==> inputs of garnet <==
==> flow/design.v <==
module alu_top (
    input             clk,
    input      [15:0] a,
    input      [15:0] b,
    input      [2:0]  opcode,
    input             mode,
    output reg [15:0] result,
    output reg        za,
    output reg        zb,
    output reg        eq,
    output reg        gt,
    output reg        lt
);
    reg [15:0] a_q, b_q;
    reg [2:0]  opcode_q;
    reg        mode_q;
    wire [15:0] alu_out;
    wire        za_w, zb_w, eq_w, gt_w, lt_w;
    ALU u_alu (.a(a_q), .b(b_q), .opcode(opcode_q), .mode(mode_q),
               .outALU(alu_out), .za(za_w), .zb(zb_w), .eq(eq_w), .gt(gt_w), .lt(lt_w));
    always @(posedge clk) begin
        a_q      <= a;
        b_q      <= b;
        opcode_q <= opcode;
        mode_q   <= mode;
        result   <= alu_out;
        za       <= za_w;
        zb       <= zb_w;
        eq       <= eq_w;
        gt       <= gt_w;
        lt       <= lt_w;
    end
endmodule

module arith(a,b,opcode,outau);
input [15:0] a;
input [15:0] b;
input [2:0] opcode;
output [15:0] outau;
reg [15:0] outau;
always@(*)
begin
	case(opcode)
	3'b000: outau = a+b;
	3'b001: outau = a * b;
	3'b010: if (a > b) begin
		outau = a - b;
		end
		else begin
		outau = b - a;
		end
	3'b011: if (a > b) begin
		outau = (b == 16'h0000) ? 16'h0000 : a / b;
		end
		else begin
		outau = (a == 16'h0000) ? 16'h0000 : b / a;
		end
	default outau = 16'h0000;
	endcase
end
endmodule
module logic_unit(a,b,opcode,outlu,za,zb,eq,gt,lt);
input [15:0] a;
input [15:0] b;
input [2:0] opcode;
output [15:0] outlu;
output za, zb,eq,gt,lt;
reg [15:0] outlu;
reg za,zb,eq,gt,lt;
always@(*)
begin
	case(opcode)
	3'b000: outlu = (a & b);
	3'b001: outlu = (a | b);
	3'b010: outlu = (~(a | b));
	3'b011: outlu = (~(a & b));
	3'b100: outlu = (~ a);
	3'b101: outlu = (~ b);
	3'b110: outlu = (a ^ b);
	3'b111: outlu = (~(a ^ b));
	endcase
end
always@(*)
begin
	if( a == b) begin
	eq = 1;
	end
	else begin
	eq = 0;
	end
	if ( a > b) begin
	gt = 1;
	end
	else begin
	gt = 0;
	end
	if ( a < b) begin
	lt = 1;
	end
	else begin
	lt = 0;
	end
	if( a == 16'h0000) begin
	za = 1;
	end
	else begin
	za = 0;
	end
	if (b == 16'h0000) begin
	zb = 1;
	end
	else begin
	zb = 0;
	end
end
endmodule
module ALU( a, b, opcode, mode, outALU, za, zb, eq, gt, lt);
input [15:0] a;
input [15:0] b;
input [2:0] opcode;
input mode;
output [15:0] outALU;
output za, zb, eq, gt, lt;
reg [15:0] outALU;
reg za, zb, eq, gt, lt;
wire [15:0] outau;
wire [15:0] outlu;
wire tza, tzb, teq, tgt, tlt;
arith a1 (.a(a), .b(b), .opcode(opcode), .outau(outau));
logic_unit l1 (.a(a), .b(b), .opcode(opcode), .outlu(outlu), .za(tza), .zb(tzb), .eq(teq), .gt(tgt), .lt(tlt));
always@(*)
begin
	if(mode == 0) begin
	outALU = outau;
	end
	else if (mode == 1) begin
	outALU = outlu;
	end
	else begin
	outALU = 16'h0000;
	end
	za = tza;
	zb = tzb;
	eq = teq;
	gt = tgt;
	lt = tlt;
end
endmodule
==> flow/run.sh <==
#!/bin/bash
# the make line also repeats each setting of config.mk as NAME=value (left out here)
make -C /OpenROAD-flow-scripts/flow DESIGN_CONFIG=/design/flow/config.mk WORK_HOME=/design/flow/orfs CLKGATE_MAP_FILE= finish
==> flow/config.mk <==
export PLATFORM = sky130hd
export DESIGN_NAME = alu_top
export DESIGN_NICKNAME = alu_top
export VERILOG_FILES = /design/flow/design.v
export SDC_FILE = /design/flow/constraint.sdc
export NUM_CORES = 4
export LEC_CHECK = 0
export CAP_MARGIN = 20
export CELL_PAD_IN_SITES_GLOBAL_PLACEMENT = 1
export CORE_ASPECT_RATIO = 0.84
export CORE_MARGIN = 2
export CORE_UTILIZATION = 21
export HOLD_SLACK_MARGIN = 0.21
export MIN_ROUTING_LAYER = met2
export SETUP_SLACK_MARGIN = 5.0
export SLEW_MARGIN = 30
export TNS_END_PERCENT = 70
==> flow/constraint.sdc <==
create_clock -name core_clock -period 45.0 [get_ports {clk}]
set_input_delay 9.0000 -clock core_clock [delete_from_list [all_inputs] [get_ports {clk}]]
set_output_delay 9.0000 -clock core_clock [all_outputs]
set_load 0.01 [all_outputs]
==> quartz: changes against garnet <==
CORE_ASPECT_RATIO = unset   (was 0.84)
CORE_UTILIZATION = 40   (was 21)
GPL_TIMING_DRIVEN = 0   (was unset)
HOLD_SLACK_MARGIN = unset   (was 0.21)
MIN_ROUTING_LAYER = unset   (was met2)
SETUP_SLACK_MARGIN = unset   (was 5.0)
SLEW_MARGIN = 25   (was 30)
TNS_END_PERCENT = unset   (was 70)
==> results.toml <==
# generated from flow reports
[outcome]
status = "no timing/DRC/antenna violations"

[timing]
finalClockSkew_ns = 0.0123

[setup_path]
startpoint = "b_q[4]"

[detailed_routing]
wl_per_cell_um = 24.9
vias = 16700
wl_met2_um = 29700

[pwr]
switchingPower_mw = 0.447
# the run above: quartz

==> results.toml <==
# generated from flow reports
[detailed_routing]
wl_met2_um = 36900
wl_per_cell_um = 26.4
vias = 23100

[timing]
finalClockSkew_ns = 0.0172

[setup_path]
startpoint = "a_q[2]"

[pwr]
switchingPower_mw = 0.537

[layout]
final-nonclk-buf-share_pct = 5.61

[floorplanning]
die_area_um2 = 79500

[outcome]
status = "no timing/DRC/antenna violations"
# the run above: garnet


* * *

==> inputs of v1 <==
Starts from the design.v that is shown in full above.
export LEC_CHECK = 0
export ABC_AREA = 1
export CAP_MARGIN = 20
export CORE_MARGIN = 2
export CORE_UTILIZATION = 72
export CTS_CLUSTER_DIAMETER = 371
export CTS_CLUSTER_SIZE = 14
export GPL_TIMING_DRIVEN = 0
export PLACE_DENSITY_LB_ADDON = 0.08
export SETUP_SLACK_MARGIN = 1.68
export SLEW_MARGIN = 20
export TNS_END_PERCENT = 35
create_clock -name core_clock -period 5.97 [get_ports {clk}]
run.sh (not shown) runs the stock make flow with config.mk's settings and CLKGATE_MAP_FILE=.
==> v13 (differences from v1) <==
Settings changed: CTS_CLUSTER_DIAMETER 371 to 133, CTS_CLUSTER_SIZE 14 to 51, GPL_TIMING_DRIVEN 0 to not set, PLACE_DENSITY_LB_ADDON 0.08 to 0.06, SETUP_SLACK_MARGIN 1.68 to not set, TNS_END_PERCENT 35 to not set.
==> flow/constraint.sdc (replaced) <==
create_clock -name core_clock -period 10.9 [get_ports {clk}]
set_input_delay 2.1800 -clock core_clock [delete_from_list [all_inputs] [get_ports {clk}]]
set_output_delay 2.1800 -clock core_clock [all_outputs]
set_load 0.01 [all_outputs]
==> v26 (differences from v1) <==
Settings changed: CORE_UTILIZATION 72 to 40, CTS_CLUSTER_DIAMETER 371 to 190, CTS_CLUSTER_SIZE 14 to 98, GPL_ROUTABILITY_DRIVEN set to 0, GPL_TIMING_DRIVEN 0 to not set, PLACE_DENSITY_LB_ADDON 0.08 to 0.29, SETUP_SLACK_MARGIN 1.68 to not set, TNS_END_PERCENT 35 to 90.
==> flow/constraint.sdc (replaced) <==
create_clock -name core_clock -period 45.0 [get_ports {clk}]
set_input_delay 9.0000 -clock core_clock [delete_from_list [all_inputs] [get_ports {clk}]]
set_output_delay 9.0000 -clock core_clock [all_outputs]
set_load 0.01 [all_outputs]
==> qor summary <==
metric                                                                                                v13             v26                        v1
Result of the run                                                                          did not finish  finished clean            did not finish
Stage where the flow stopped                                               clock tree synthesis (4_1_cts)               -  global routing (5_1_grt)
DP Area                                                                                        20500 um^2      16600 um^2                17100 um^2
Number of buffers between clock root and the deepest sink                                               -               2                         2
Routability congestion estimate                                                                      1.12               -                      1.10
Die X-Extent                                                                                       151 um          202 um                    151 um
Post-cts hold buffer count                                                                              -               0                         0
CTS-repair resized insts                                                                                -               0                       139
Number of core rows                                                                                    53              72                        53
Chip Footprint                                                                                 22900 um^2      40700 um^2                22900 um^2
Pre-placement core utilization                                                                      0.739           0.405                     0.739
Total half-perimeter wirelength after legalization and detailed placement                        57100 um        39600 um                  42800 um
Die Y-Extent                                                                                       151 um          202 um                    151 um
Root Driver                                                                                             -       clkbuf_16                 clkbuf_16
TritonCTS buffer count                                                                                  -               9                         9
Inst Count DP                                                                                        3075            2820                      2628
Max H-tree Level                                                                                        -               3                         3
Std-Cell Core Area                                                                             21200 um^2      38600 um^2                21200 um^2

* * *

==> fjord: inputs <==
Starts from the design.v that is shown in full above.
Settings: LEC_CHECK=0, CAP_MARGIN=20, CORE_MARGIN=2, CORE_UTILIZATION=72, MAX_ROUTING_LAYER=met4, PLACE_DENSITY_LB_ADDON=0.01, SLEW_MARGIN=20, TNS_END_PERCENT=5; clock period 27.6 ns.
==> sierra: changes against fjord <==
--- a/flow/config.mk
+++ b/flow/config.mk
@@ -7,8 +7,5 @@
 export LEC_CHECK = 0
 export CAP_MARGIN = 20
 export CORE_MARGIN = 2
-export CORE_UTILIZATION = 72
-export MAX_ROUTING_LAYER = met4
-export PLACE_DENSITY_LB_ADDON = 0.01
+export CORE_UTILIZATION = 59
 export SLEW_MARGIN = 20
-export TNS_END_PERCENT = 5
==> flow/constraint.sdc (replaced) <==
create_clock -name core_clock -period 29.4 [get_ports {clk}]
set_input_delay 5.8800 -clock core_clock [delete_from_list [all_inputs] [get_ports {clk}]]
set_output_delay 5.8800 -clock core_clock [all_outputs]
set_load 0.01 [all_outputs]
==> comparison table <==
| metric | sierra | fjord |
|---|---|---|
| DPL Wire Length | 50.2 mm | 46.8 mm |
| Starting density of the core | 60.2% | 73.9% |
| Post-DP Area | 18,000 µm² | 18,200 µm² |
| Standard cell core area | 27,000 µm² | 22,000 µm² |
| Floorplan die height | 170 µm | 154 µm |
| Global placer's final weighted congestion | 1.06 | 1.29 |
| Status | no timing/DRC/antenna violations | aborted with a tool error |
| Failing step | - | 5_1_grt |
| Instance count of the mapped netlist | 2,167 | 2,167 |
| Rows | 60 | 54 |
| Count of buffers added by post-CTS timing repair for setup | 1 | 22 |
| Total placed cells including tap cells | 2,616 | 2,574 |
| Total die size | 28,800 µm² | 23,700 µm² |
| Post-cts sizing count | 27 | 50 |
| Clock sink total | 57 | 57 |
| Worst slack after detailed placement | -1.24 ns | -1.54 ns |
| Die outline width | 170 µm | 154 µm |

* * *

==> 12-04 <==
RTL: the design.v shown in full above, as it stands there.
Settings: LEC_CHECK=0, ABC_AREA=1, CAP_MARGIN=20, CORE_MARGIN=2, CORE_UTILIZATION=72, CTS_CLUSTER_SIZE=15, GPL_ROUTABILITY_DRIVEN=0, PLACE_DENSITY_LB_ADDON=0.08, SLEW_MARGIN=20; clock period 5.97 ns.
==> 01-26 (differences from 12-04) <==
- ABC_AREA: 1 -> not set
- CORE_UTILIZATION: 72 -> 69
- CTS_CLUSTER_DIAMETER: not set -> 26
- CTS_CLUSTER_SIZE: 15 -> not set
- GPL_ROUTABILITY_DRIVEN: 0 -> not set
- PLACE_DENSITY_LB_ADDON: 0.08 -> not set
- SETUP_SLACK_MARGIN: not set -> 4.27
- TNS_END_PERCENT: not set -> 5
==> flow/constraint.sdc (replaced) <==
create_clock -name core_clock -period 28.4 [get_ports {clk}]
set_input_delay 5.6800 -clock core_clock [delete_from_list [all_inputs] [get_ports {clk}]]
set_output_delay 5.6800 -clock core_clock [all_outputs]
set_load 0.01 [all_outputs]
==> results <==
| quantity | 01-26 | 12-04 |
|---|---|---|
| Chip Width | 157 um | 151 um |
| Compound-cell area share of the yosys netlist | 0.238 | 0.174 |
| Row count | 56 | 53 |
| Post-Place Cell Area | 0.0184 mm^2 | 0.0205 mm^2 |
| Post-DP HPWL | 47,700 um | 58,100 um |
| Average size of a mapped cell | 7.48 um^2 | 6.81 um^2 |
| Area fraction in xor and xnor cells | 0.0778 | 0.0532 |
| Ys cells | 2,167 | 2,296 |
| Adder Share, Synth | 0.294 | 0.305 |
| Core utilization at floorplan | 0.697 | 0.739 |
| Area fraction in and, or, nand and nor cells after synthesis | 0.187 | 0.267 |
| Syn Inst Count | 2,167 | 2,296 |
| Number of unique standard cell types used by synthesis | 94 | 69 |
| Die outline height | 157 um | 151 um |
| Cell area after synthesis | 0.0162 mm^2 | 0.0156 mm^2 |
| Count leader, synth | ha_1 | nand2_1 |
| Register area share after synthesis | 0.0704 | 0.0730 |
| Area fraction in mux cells | 0.0591 | 0.000640 |
| Synth top area share | 0.191 | 0.198 |
| Pre-CTS setup slack | -333 ps | -26,760 ps |
| Floorplan Nets | 2,535 | 2,664 |
| Result of the run | aborted with a tool error | aborted with a tool error |
| Failing step | 5_1_grt | 4_1_cts |
| Cell Count Post-Placement | 2,574 | 3,075 |

* * *

==> run a: inputs <==
// alu_top: RTL as listed in full above, without the edits since
==> flow/config.mk <==
export PLATFORM = sky130hd
export DESIGN_NAME = alu_top
export DESIGN_NICKNAME = alu_top
export VERILOG_FILES = /design/flow/design.v
export SDC_FILE = /design/flow/constraint.sdc
export NUM_CORES = 4
export LEC_CHECK = 0
export ABC_AREA = 1
export CAP_MARGIN = 20
export CORE_MARGIN = 2
export CORE_UTILIZATION = 66
export CTS_CLUSTER_DIAMETER = 190
export CTS_CLUSTER_SIZE = 98
export GPL_ROUTABILITY_DRIVEN = 0
export PLACE_DENSITY_LB_ADDON = 0.29
export SLEW_MARGIN = 20
export TNS_END_PERCENT = 5
==> flow/constraint.sdc <==
create_clock -name core_clock -period 45.0 [get_ports {clk}]
set_input_delay 9.0000 -clock core_clock [delete_from_list [all_inputs] [get_ports {clk}]]
set_output_delay 9.0000 -clock core_clock [all_outputs]
set_load 0.01 [all_outputs]
==> run b (differences from run a) <==
==> flow/config.mk (replaced) <==
export PLATFORM = sky130hd
export DESIGN_NAME = alu_top
export DESIGN_NICKNAME = alu_top
export VERILOG_FILES = /design/flow/design.v
export SDC_FILE = /design/flow/constraint.sdc
export NUM_CORES = 4
export LEC_CHECK = 0
export CAP_MARGIN = 20
export CORE_MARGIN = 2
export CORE_UTILIZATION = 67
export CTS_CLUSTER_DIAMETER = 58
export MAX_ROUTING_LAYER = met4
export SLEW_MARGIN = 20
export TNS_END_PERCENT = 5
==> flow/constraint.sdc (replaced) <==
create_clock -name core_clock -period 27.5 [get_ports {clk}]
set_input_delay 5.5000 -clock core_clock [delete_from_list [all_inputs] [get_ports {clk}]]
set_output_delay 5.5000 -clock core_clock [all_outputs]
set_load 0.01 [all_outputs]
==> run c (differences from run a) <==
--- a/flow/config.mk
+++ b/flow/config.mk
@@ -10,3 +10,3 @@
 export CORE_MARGIN = 2
-export CORE_UTILIZATION = 66
+export CORE_UTILIZATION = 26
 export CTS_CLUSTER_DIAMETER = 190
@@ -14,3 +14,3 @@
 export GPL_ROUTABILITY_DRIVEN = 0
-export PLACE_DENSITY_LB_ADDON = 0.29
+export PLACE_DENSITY_LB_ADDON = 0.1
 export SLEW_MARGIN = 20
==> qor summary <==
metric	run a	run c	run b
Half-perimeter wire length of the detailed placement result	36400 um	47900 um	48600 um
Measured slew at the worst slew-check pin	1.30 ns	1.11 ns	-
Row count	56	89	56
Final standard cell count with taps included and fillers excluded	2630	3099	-
Share of cell area taken by flip-flops and latches	0.0687	0.0658	-
Routed metal-1 wire length	18700 um	28800 um	-
Power share of the clock group	0.110	0.125	-
Pins over their slew limit	0	0	-
Buffers inserted by post-CTS timing repair	0	0	49
Sequential cell count	57	57	-
Worst setup slack before clock tree synthesis	7.66 ns	6.90 ns	-1.43 ns
Crit path time final	38.33 ns	38.15 ns	-
Final setup TNS	0 ns	0 ns	-
Result of the run	finished clean	finished clean	aborted with a tool error
Stage where the flow stopped	-	-	5_1_grt
CTS-repair resized insts	0	0	54
Layout-stage area growth over the synthesis result	6.20%	10.9%	-

* * *

==> inputs of build 67 <==
RTL: the design.v shown in full above, as it stands there.
Settings: LEC_CHECK=0, ABC_AREA=1, CAP_MARGIN=20, CORE_MARGIN=2, CORE_UTILIZATION=68, CTS_CLUSTER_DIAMETER=52, CTS_CLUSTER_SIZE=15, HOLD_SLACK_MARGIN=-0.1, SLEW_MARGIN=20, TNS_END_PERCENT=95; clock period 27.8 ns.
==> trial 84: changes against build 67 <==
CORE_UTILIZATION = 72   (was 68)
CTS_CLUSTER_DIAMETER = 371   (was 52)
CTS_CLUSTER_SIZE = 14   (was 15)
HOLD_SLACK_MARGIN = not set   (was -0.1)
PLACE_DENSITY_LB_ADDON = 0.08   (was not set)
SETUP_SLACK_MARGIN = 1.68   (was not set)
TNS_END_PERCENT = not set   (was 95)
==> flow/constraint.sdc (replaced) <==
create_clock -name core_clock -period 5.97 [get_ports {clk}]
set_input_delay 1.1940 -clock core_clock [delete_from_list [all_inputs] [get_ports {clk}]]
set_output_delay 1.1940 -clock core_clock [all_outputs]
set_load 0.01 [all_outputs]
==> build 41: changes against build 67 <==
ABC_AREA = not set   (was 1)
CORE_UTILIZATION = 40   (was 68)
CTS_CLUSTER_DIAMETER = not set   (was 52)
CTS_CLUSTER_SIZE = not set   (was 15)
HOLD_SLACK_MARGIN = not set   (was -0.1)
TNS_END_PERCENT = not set   (was 95)
==> flow/constraint.sdc (replaced) <==
create_clock -name core_clock -period 37.1 [get_ports {clk}]
set_input_delay 7.4200 -clock core_clock [delete_from_list [all_inputs] [get_ports {clk}]]
set_output_delay 7.4200 -clock core_clock [all_outputs]
set_load 0.01 [all_outputs]
==> reports/metrics.sh <==
YS_TOP_CELLS_BY_AREA='ha_1, nand2_1, fa_1'
SYNTHDISTINCTLIBCELLS=69
SYN_AREA_PER_CELL_UM2=6.81
YOSYS.AREA_SHARE.XOR_XNOR=0.0532
OUTCOME='aborted with a tool error'
DIE-WIDTH_UM=151
FP-UTILIZATION=0.739
FAILING_STEP='4_1_cts'
TOOLERRORMSG='[ERROR DPL-0038] Utilization greater than 100%, impossible to legalize'
SYNTHMUXAREASHARE=0.000640
DP.CELLS=3076
DPL-INSTANCE-AREA_MM2=0.0205
# the run above: trial 84

==> reports/metrics.sh <==
GLOBALROUTE.TOTALOVERFLOW=0
YOSYS.AREA_SHARE.XOR_XNOR=0.0778
SYNTHMUXAREASHARE=0.0591
FP-UTILIZATION=0.406
CLOCKNETWORKAREASHARE=0.0161
OUTCOME='no timing/DRC/antenna violations'
POST-ROUTE-MIN-PERIOD_NS=34.40
DIE-WIDTH_UM=205
CHIP_FOOTPRINT_MM2=0.0422
YS_TOP_CELLS_BY_AREA='ha_1, fa_1, dfxtp_1'
CP-END-KIND='flop'
DPL-INSTANCE-AREA_MM2=0.0173
SYN_AREA_PER_CELL_UM2=7.48
ANT_NETS=0
USE_MET1=0.422
P_INT_uW=430
DP.CELLS=2683
# the run above: build 41

==> reports/metrics.sh <==
SYNTHMUXAREASHARE=0.000640
YOSYS.AREA_SHARE.XOR_XNOR=0.0532
DP.CELLS=3022
POST_SYNTH_MOST_FREQUENT_CELLS='nand2_1, inv_1, ha_1'
OUTCOME='aborted with a tool error'
GRT_UTIL_MET2=0.958
TOOLERRORMSG='[ERROR GRT-0116] Global routing finished with congestion. Check the congestion regions in the DRC Viewer.'
FAILING_STEP='5_1_grt'
DPL-INSTANCE-AREA_MM2=0.0198
DIE-WIDTH_UM=156
YS_TOP_CELLS_BY_AREA='ha_1, nand2_1, fa_1'
PORT_BUFFERS=57
SYNTHDISTINCTLIBCELLS=69
# the run above: build 67

Power is estimated from default activity; no workload was simulated.
